==> inputs of 11-24 <==
==> flow/design.v <==
`timescale 1ns / 1ps
module OV7670_MemController (
    input  logic        clk,
    input  logic        reset,
    input  logic        href,
    input  logic        vsync,
    input  logic [ 7:0] ov7670_data,
    output logic        we,
    output logic [16:0] wAddr,
    output logic [15:0] wData,
    output logic        camera_dp_en,
    output logic        v_finish_camera,
    output logic [ 9:0] x_pixel_camera,
    output logic [ 9:0] y_pixel_camera
);
    logic [15:0] pixel_data;
    logic [ 9:0] h_counter;   
    logic [ 9:0] v_counter;   
    assign wAddr = v_counter * 320 + h_counter[9:1];
    assign wData = pixel_data;
    assign x_pixel_camera = h_counter / 2;
    assign y_pixel_camera = v_counter;
    assign camera_dp_en = ((x_pixel_camera < 320) && (y_pixel_camera < 240));
    always_ff @(posedge clk, posedge reset) begin
        if (reset) begin
            h_counter  <= 0;
            pixel_data <= 0;
            we         <= 1'b0;
        end else begin
            if (href) begin
                h_counter <= h_counter + 1;
                if (h_counter[0] == 0) begin
                    pixel_data[15:8] <= ov7670_data;
                    we               <= 1'b0;
                end else begin
                    pixel_data[7:0] <= ov7670_data;
                    we              <= 1'b1;
                end
            end else begin
                h_counter <= 0;
                we        <= 1'b0;
            end
        end
    end
    always_ff @(posedge clk, posedge reset) begin
        if (reset) begin
            v_counter <= 0;
        end else begin
            if (vsync) begin
                v_counter <= 0;
            end else begin
                if (h_counter == (320 * 2 - 1)) begin
                    v_counter <= v_counter + 1;
                end
            end
        end
    end
    logic v_sync_flag;
    always_ff @(posedge clk or posedge reset) begin
        if (reset) begin
            v_sync_flag <= 0;
            v_finish_camera <= 0;
        end else if (vsync) begin
            if (!v_sync_flag) begin
                v_sync_flag <= 1;
                v_finish_camera <= 1;
            end else begin
                v_finish_camera <= 0;
            end
        end else begin
            v_sync_flag <= 0;
            v_finish_camera <= 0;
        end
    end
endmodule
module negedge_detect (
    input  logic clk,
    input  logic reset,
    input  logic x,
    output logic o_tick
);
    logic tmp_reg;
    always_ff @(posedge clk or posedge reset) begin
        if (reset) begin
            tmp_reg <= 0;
        end else begin
            tmp_reg <= x;
        end
    end
    assign o_tick = (~x) & tmp_reg;
endmodule
`timescale 1ns / 1ps
module rgb_to_hsv (
    input  logic [4:0] r_data,
    input  logic [5:0] g_data,
    input  logic [4:0] b_data,
    output logic [1:0] r_g_decision,     
    output logic [7:0] s_data,
    output logic [7:0] v_data
);
    localparam GREEN_R_MAX_THRESHOLD = 120;
    localparam GREEN_G_MIN_THRESHOLD = 180;
    localparam GREEN_B_MAX_THRESHOLD = 120;
    localparam RED_R_MIN_THRESHOLD = 190;
    localparam RED_G_MAX_THRESHOLD = 100;
    localparam RED_B_MAX_THRESHOLD = 100;
    logic [7:0] r_8b;
    logic [7:0] g_8b;
    logic [7:0] b_8b;
    logic [7:0] max_val;
    logic [7:0] min_val;
    assign r_8b = {r_data, r_data[4:2]};
    assign g_8b = {g_data, g_data[5:4]};
    assign b_8b = {b_data, b_data[4:2]};
    always_comb begin
        if ((g_8b >= GREEN_G_MIN_THRESHOLD) && (r_8b <= GREEN_R_MAX_THRESHOLD) && (b_8b <= GREEN_B_MAX_THRESHOLD)) begin
            r_g_decision = 1;
        end
        else if ((r_8b >= RED_R_MIN_THRESHOLD) && (g_8b <= RED_G_MAX_THRESHOLD) && (b_8b <= RED_B_MAX_THRESHOLD)) begin
            r_g_decision = 0;
        end else begin
            r_g_decision = 2;
        end
    end
    find_max_val U_MAX_VAL (
        .x1 (r_8b),
        .x2 (g_8b),
        .x3 (b_8b),
        .max(max_val)
    );
    find_min_val U_MIN_VAL (
        .x1 (r_8b),
        .x2 (g_8b),
        .x3 (b_8b),
        .min(min_val)
    );
    assign v_data = max_val;
    always_comb begin
        if (!max_val) begin
            s_data = 0;
        end else begin
            s_data = ((max_val - min_val) * 255) / max_val;
        end
    end
endmodule
module find_max_val (
    input  logic [7:0] x1,
    input  logic [7:0] x2,
    input  logic [7:0] x3,
    output logic [7:0] max
);
    logic [7:0] temp_max;
    assign temp_max = (x1 > x2) ? x1 : x2;
    assign max = (temp_max > x3) ? temp_max : x3;
endmodule
module find_min_val (
    input  logic [7:0] x1,
    input  logic [7:0] x2,
    input  logic [7:0] x3,
    output logic [7:0] min
);
    logic [7:0] temp_min;
    assign temp_min = (x1 < x2) ? x1 : x2;
    assign min = (temp_min < x3) ? temp_min : x3;
endmodule
`timescale 1ns / 1ps
module Label_Gen (
    input  logic [7:0] s_data,
    input  logic [7:0] v_data,
    input  logic [1:0] r_g_decision,
    output logic [2:0] label_data
);
    localparam ROAD = 0;
    localparam WALK_ROAD = 1;
    localparam BACKGROUND = 2;
    localparam CAR = 3;
    localparam HUMAN = 4;
    localparam ROAD_V_THRESHOLD = 38;
    localparam ROAD_S_THRESHOLD = 77;
    localparam WALK_V_THRESHOLD = 179;
    localparam WALK_S_THRESHOLD = 51;
    always_comb begin
        if (r_g_decision == 0) begin
            label_data = CAR;
        end 
        else if (r_g_decision == 1) begin
            label_data = HUMAN;
        end 
        else if ((v_data >= WALK_V_THRESHOLD) && (s_data <= WALK_S_THRESHOLD)) begin
            label_data = WALK_ROAD;
        end
        else if((v_data <= ROAD_V_THRESHOLD) && (s_data <= ROAD_S_THRESHOLD)) begin
            label_data = ROAD;
        end 
        else begin
            label_data = BACKGROUND;
        end
    end
endmodule
`timescale 1ns / 1ps
module cam_pixel_labeler (
    input  logic        clk,
    input  logic        reset,
    input  logic        href,
    input  logic        vsync,
    input  logic [ 7:0] ov7670_data,
    output logic        we,
    output logic [16:0] wAddr,
    output logic [ 2:0] label_data,
    output logic        camera_dp_en,
    output logic        v_finish_camera,
    output logic [ 9:0] x_pixel_camera,
    output logic [ 9:0] y_pixel_camera
);
    logic [15:0] ov7670_wData;
    logic [ 1:0] r_g_decision;
    logic [ 7:0] s_data;
    logic [ 7:0] v_data;
    OV7670_MemController U_OV7670_MemController (
        .clk            (clk),
        .reset          (reset),
        .href           (href),
        .vsync          (vsync),
        .ov7670_data    (ov7670_data),
        .we             (we),
        .wAddr          (wAddr),
        .wData          (ov7670_wData),
        .camera_dp_en   (camera_dp_en),
        .v_finish_camera(v_finish_camera),
        .x_pixel_camera (x_pixel_camera),
        .y_pixel_camera (y_pixel_camera)
    );
    rgb_to_hsv U_rgb_to_hsv (
        .r_data      (ov7670_wData[15:11]),
        .g_data      (ov7670_wData[10:5]),
        .b_data      (ov7670_wData[4:0]),
        .s_data      (s_data),
        .v_data      (v_data),
        .r_g_decision(r_g_decision)
    );
    Label_Gen U_Label_Gen (
        .r_g_decision(r_g_decision),
        .s_data      (s_data),
        .v_data      (v_data),
        .label_data  (label_data)
    );
endmodule
==> flow/run.sh <==
#!/bin/bash
# the make line also repeats each setting of config.mk as NAME=value (left out here)
make -C /OpenROAD-flow-scripts/flow DESIGN_CONFIG=/design/flow/config.mk WORK_HOME=/design/flow/orfs CLKGATE_MAP_FILE= finish
==> flow/config.mk <==
export PLATFORM = sky130hd
export DESIGN_NAME = cam_pixel_labeler
export DESIGN_NICKNAME = cam_pixel_labeler
export VERILOG_FILES = /design/flow/design.v
export SDC_FILE = /design/flow/constraint.sdc
export NUM_CORES = 4
export LEC_CHECK = 0
export CAP_MARGIN = 30
export CORE_MARGIN = 2
export CORE_UTILIZATION = 69
export CTS_CLUSTER_DIAMETER = 229
export CTS_CLUSTER_SIZE = 33
export GPL_TIMING_DRIVEN = 1
export MAX_ROUTING_LAYER = met4
export SETUP_SLACK_MARGIN = 5.0
export SLEW_MARGIN = 25
export TNS_END_PERCENT = 95
==> flow/constraint.sdc <==
create_clock -name core_clock -period 102.0 [get_ports {clk}]
set_input_delay 20.4000 -clock core_clock [delete_from_list [all_inputs] [get_ports {clk}]]
set_output_delay 20.4000 -clock core_clock [all_outputs]
set_load 0.01 [all_outputs]
==> inputs of 11-01, as changes to 11-24 <==
CAP_MARGIN = 20   (was 30)
CORE_UTILIZATION = 46   (was 69)
CTS_CLUSTER_DIAMETER = default   (was 229)
CTS_CLUSTER_SIZE = default   (was 33)
GPL_TIMING_DRIVEN = default   (was 1)
MAX_ROUTING_LAYER = default   (was met4)
SETUP_SLACK_MARGIN = default   (was 5.0)
SLEW_MARGIN = 20   (was 25)
TNS_END_PERCENT = default   (was 95)
==> flow/constraint.sdc (replaced) <==
create_clock -name core_clock -period 131.0 [get_ports {clk}]
set_input_delay 26.2000 -clock core_clock [delete_from_list [all_inputs] [get_ports {clk}]]
set_output_delay 26.2000 -clock core_clock [all_outputs]
set_load 0.01 [all_outputs]
==> inputs of 06-13, as changes to 11-24 <==
CAP_MARGIN = 20   (was 30)
CORE_UTILIZATION = 20   (was 69)
CTS_CLUSTER_DIAMETER = default   (was 229)
CTS_CLUSTER_SIZE = default   (was 33)
GPL_TIMING_DRIVEN = default   (was 1)
MAX_ROUTING_LAYER = default   (was met4)
PLACE_DENSITY = 0.88   (was default)
SETUP_SLACK_MARGIN = default   (was 5.0)
SLEW_MARGIN = 0   (was 25)
TNS_END_PERCENT = default   (was 95)
==> flow/constraint.sdc (replaced) <==
create_clock -name core_clock -period 150.0 [get_ports {clk}]
set_input_delay 30.0000 -clock core_clock [delete_from_list [all_inputs] [get_ports {clk}]]
set_output_delay 30.0000 -clock core_clock [all_outputs]
set_load 0.01 [all_outputs]
==> qor summary <==
Required time at the worst-slack endpoint: 11-24 -; 11-01 104,800 ps; 06-13 120,000 ps
Placed cell area: 11-24 26,400 um2; 11-01 24,900 um2; 06-13 26,000 um2
End of the critical path: 11-24 -; 11-01 label_data[1]; 06-13 label_data[1]
Post-detail-place hpwl: 11-24 59,800 um; 11-01 55,500 um; 06-13 52,800 um
Hold Vio Cnt, Final: 11-24 -; 11-01 0; 06-13 0
Run status: 11-24 aborted with a tool error; 11-01 finished clean; 06-13 finished clean
Failing step: 11-24 global routing (5_1_grt); 11-01 -; 06-13 -
Pin slew with the least headroom to its limit: 11-24 -; 11-01 953 ps; 06-13 1050 ps
Worst Hold Depth: 11-24 -; 11-01 1; 06-13 1
#MultiIn Comb: 11-24 -; 11-01 2,894; 06-13 2,894
Clock latency of the later-clocked register in the worst-skew pair: 11-24 -; 11-01 280 ps; 06-13 280 ps
Most repeated library cell on the critical path: 11-24 -; 11-01 o21a_1; 06-13 o21a_1
Relative area change from synthesis to final layout: 11-24 -; 11-01 4.94%; 06-13 9.12%
Worst path slowest cell: 11-24 -; 11-01 xor2_1; 06-13 a2111oi_2
Die area: 11-24 36,300 um2; 11-01 54,000 um2; 06-13 123,000 um2
Sequential cell area share: 11-24 -; 11-01 0.0388; 06-13 0.0373
Placed Cells: 11-24 3,770; 11-01 3,843; 06-13 4,772
Count of placed standard cells in the final layout, fillers left out: 11-24 -; 11-01 3,857; 06-13 4,780
Met1 Wirelength: 11-24 -; 11-01 33,500 um; 06-13 30,000 um
